==> 08-18 <==
// AYUMU
module AYUMU(
	input CLK,
	input RST,
	input [31:0] INPUT,
	output [31:0] OUTPUT,
	output [15:0] IADDR,
	input [15:0] IDATA
);
export LEC_CHECK = 0
export ABC_AREA = 1
export CAP_MARGIN = 35
export CELL_PAD_IN_SITES_DETAIL_PLACEMENT = 1
export CORE_MARGIN = 2
export CORE_UTILIZATION = 64
export CTS_CLUSTER_SIZE = 68
export GPL_TIMING_DRIVEN = 0
export MAX_ROUTING_LAYER = met5
export MIN_ROUTING_LAYER = met2
export PLACE_DENSITY_LB_ADDON = 0.24
export SETUP_SLACK_MARGIN = 1.02
export SLEW_MARGIN = 20
export TNS_END_PERCENT = 5
create_clock -name core_clock -period 6.08 [get_ports {CLK}]
run.sh (not shown) runs the stock make flow with config.mk's settings and CLKGATE_MAP_FILE=.
==> 07-05: changes against 08-18 <==
- CAP_MARGIN: 35 -> 20
- CELL_PAD_IN_SITES_DETAIL_PLACEMENT: 1 -> default
- CORE_UTILIZATION: 64 -> 60
- CTS_CLUSTER_SIZE: 68 -> 97
- GPL_TIMING_DRIVEN: 0 -> default
- MAX_ROUTING_LAYER: met5 -> default
- MIN_ROUTING_LAYER: met2 -> default
- PLACE_DENSITY_LB_ADDON: 0.24 -> default
- SETUP_SLACK_MARGIN: 1.02 -> default
- TNS_END_PERCENT: 5 -> default
==> flow/constraint.sdc (replaced) <==
create_clock -name core_clock -period 6.11 [get_ports {CLK}]
set_input_delay 1.2220 -clock core_clock [delete_from_list [all_inputs] [get_ports {CLK}]]
set_output_delay 1.2220 -clock core_clock [all_outputs]
set_load 0.01 [all_outputs]
==> flow_summary.rst <==
Run summary
-----------

.. list-table::
   :header-rows: 1

   * - Metric
     - Value
   * - Die width
     - 427.4 um
   * - Total Die Area
     - 0.1826 mm2
   * - Run status
     - aborted with a tool error
   * - # placed instances
     - 13.53k
   * - Area inside the core boundary
     - 0.1782 mm2
   * - Error that stopped the run
     - [ERROR DPL-0033] detailed placement checks failed during check placement.
   * - Number of port buffers
     - 94
   * - Stage reached
     - 4_1_cts
   * - Die span in y
     - 427.4 um
   * - Placed cell area
     - 0.1224 mm2
# the run above: 08-18

==> flow_summary.rst <==
Metrics
=======

.. list-table::
   :header-rows: 1

   * - Metric
     - Value
   * - Final non-clock buffer share
     - 0.02142
   * - Count of plain and timing-repair buffers in the layout
     - 282
   * - Number of port buffers
     - 97
   * - Latency at later pin
     - 0.97 ns
   * - Seq cells post-synth
     - 2609
   * - Die span in y
     - 441.2 um
   * - Placed cell area
     - 0.1180 mm2
   * - Origin of the worst setup path
     - REG_DC.REG_B[3]
   * - Run status
     - complete, no violations
   * - # placed instances
     - 12.90k
   * - Die width
     - 441.2 um
   * - Buffers & Inverters on Critical Path
     - 4
   * - Slowest stage delay, CP
     - 0.82 ns
   * - Number of cell rows
     - 160
   * - Destination of the worst register-to-register timing path
     - ALU.RESULT[8]
   * - Well-tap cell count
     - 2511
   * - Main power-consuming group
     - registers
   * - Number of CTS-inserted buffers
     - 279
   * - Total Die Area
     - 0.1947 mm2
   * - Area inside the core boundary
     - 0.1900 mm2
# the run above: 07-05


---

==> cedar: inputs <==
Starting RTL as in the previous note.
Settings: LEC_CHECK=0, ABC_AREA=1, CAP_MARGIN=10, CORE_MARGIN=2, CORE_UTILIZATION=70, CTS_CLUSTER_SIZE=73, HOLD_SLACK_MARGIN=0.29, SETUP_SLACK_MARGIN=-0.26, SLEW_MARGIN=20; clock period 4.62 ns.
==> fjord (differences from cedar) <==
- CAP_MARGIN: 10 -> 20
- CELL_PAD_IN_SITES_DETAIL_PLACEMENT: unset -> 0
- CORE_UTILIZATION: 70 -> 67
- CTS_CLUSTER_SIZE: 73 -> unset
- GPL_ROUTABILITY_DRIVEN: unset -> 0
- GPL_TIMING_DRIVEN: unset -> 0
- HOLD_SLACK_MARGIN: 0.29 -> 0.16
- MAX_ROUTING_LAYER: unset -> met4
- MIN_ROUTING_LAYER: unset -> met2
- SETUP_SLACK_MARGIN: -0.26 -> unset
- SLEW_MARGIN: 20 -> 30
==> flow/constraint.sdc (replaced) <==
create_clock -name core_clock -period 10.0 [get_ports {CLK}]
set_input_delay 2.0000 -clock core_clock [delete_from_list [all_inputs] [get_ports {CLK}]]
set_output_delay 2.0000 -clock core_clock [all_outputs]
set_load 0.01 [all_outputs]
==> raven (differences from cedar) <==
- CAP_MARGIN: 10 -> 15
- CORE_UTILIZATION: 70 -> 72
- CTS_CLUSTER_DIAMETER: unset -> 87
- CTS_CLUSTER_SIZE: 73 -> 10
- HOLD_SLACK_MARGIN: 0.29 -> unset
- PLACE_DENSITY: unset -> 0.36
- SETUP_SLACK_MARGIN: -0.26 -> 0.93
==> flow/constraint.sdc (replaced) <==
create_clock -name core_clock -period 7.69 [get_ports {CLK}]
set_input_delay 1.5380 -clock core_clock [delete_from_list [all_inputs] [get_ports {CLK}]]
set_output_delay 1.5380 -clock core_clock [all_outputs]
set_load 0.01 [all_outputs]
==> maple (differences from cedar) <==
- ABC_AREA: 1 -> unset
- CAP_MARGIN: 10 -> 20
- CELL_PAD_IN_SITES_DETAIL_PLACEMENT: unset -> 0
- CORE_MARGIN: 2 -> 3
- CTS_CLUSTER_DIAMETER: unset -> 55
- CTS_CLUSTER_SIZE: 73 -> unset
- HOLD_SLACK_MARGIN: 0.29 -> unset
- MAX_ROUTING_LAYER: unset -> met4
- MIN_ROUTING_LAYER: unset -> met1
- SETUP_SLACK_MARGIN: -0.26 -> 1.01
- TNS_END_PERCENT: unset -> 100
==> flow/constraint.sdc (replaced) <==
create_clock -name core_clock -period 3.83 [get_ports {CLK}]
set_input_delay 0.7660 -clock core_clock [delete_from_list [all_inputs] [get_ports {CLK}]]
set_output_delay 0.7660 -clock core_clock [all_outputs]
set_load 0.01 [all_outputs]
==> results_dict.tcl <==
# implementation run metrics
set metrics [dict create \
    outcome "complete, no violations" \
    critPathArrivalTime_ps 6230 \
    vdd_drop_max_mv 0.371 \
    cts_inserted_buffers 312 \
    synth_top_area_share_pct 63.6 \
    syn_area_per_cell_um2 10.6 \
    whs_ps 469 \
    synth-xor-area-share_pct 0.374 \
    synth_nets 10970 \
    area_growth_syn_to_layout_pct 9.25 \
    switchingPower_mw 11.8 \
    cp-start-kind "primary input" \
    hpwl_um 208000 \
    fmax_ghz 0.175 \
    die_area_um2 163000 \
    synthMuxAreaShare_pct 0.00873 \
    area.share.sequential_pct 61.1 \
    top_usage_layer "met2" \
]
[end of results for raven]
==> results_dict.tcl <==
# implementation run metrics
set metrics [dict create \
    syn_area_per_cell_um2 10.6 \
    area_growth_syn_to_layout_pct 12.4 \
    fmax_ghz 0.222 \
    top_usage_layer "met2" \
    whs_ps 457 \
    vias 90249 \
    area.share.sequential_pct 59.4 \
    synthMuxAreaShare_pct 0.00873 \
    critPathArrivalTime_ps 5290 \
    synth-xor-area-share_pct 0.374 \
    synth_nets 10970 \
    die_area_um2 167000 \
    vdd_drop_max_mv 0.646 \
    cp-start-kind "register" \
    synth_top_area_share_pct 63.6 \
    hpwl_um 215000 \
    outcome "complete, no violations" \
]
[end of results for cedar]
==> results_dict.tcl <==
# implementation run metrics
set metrics [dict create \
    outcome "complete, but fails checks" \
    so.violations "max-slew violations, negative setup slack" \
    vdd_drop_max_mv 0.689 \
    maxSlewViolCount 60 \
    area.share.sequential_pct 57.1 \
    fmax_ghz 0.232 \
    whs_ps 443 \
    cts_inserted_buffers 278 \
    final.setup.worst_slack_ps -477 \
    finalSetupViolCount 4 \
]
[end of results for maple]
==> results_dict.tcl <==
# implementation run metrics
set metrics [dict create \
    synth_cell_types 59 \
    cts_hold_buffers 0 \
    synth_nets 10970 \
    die_y_um 418 \
    outcome "stopped before the end" \
    synth-xor-area-share_pct 0.374 \
    numPortBuffers 94 \
    synth_top_area_share_pct 63.6 \
    top_usage_layer "met3" \
    cts_inserted_buffers 277 \
    hpwl_um 320000 \
    error "[ERROR GRT-0116] Global routing finished with congestion. Check the congestion regions in the DRC Viewer." \
    ios 98 \
    haltStage "5_1_grt" \
    syn_area_per_cell_um2 10.6 \
    netlist_area_um2 115000 \
    cts.sinks 2609 \
    dp.cells 13261 \
]
[end of results for fjord]
Power is estimated from default activity; no workload was simulated.
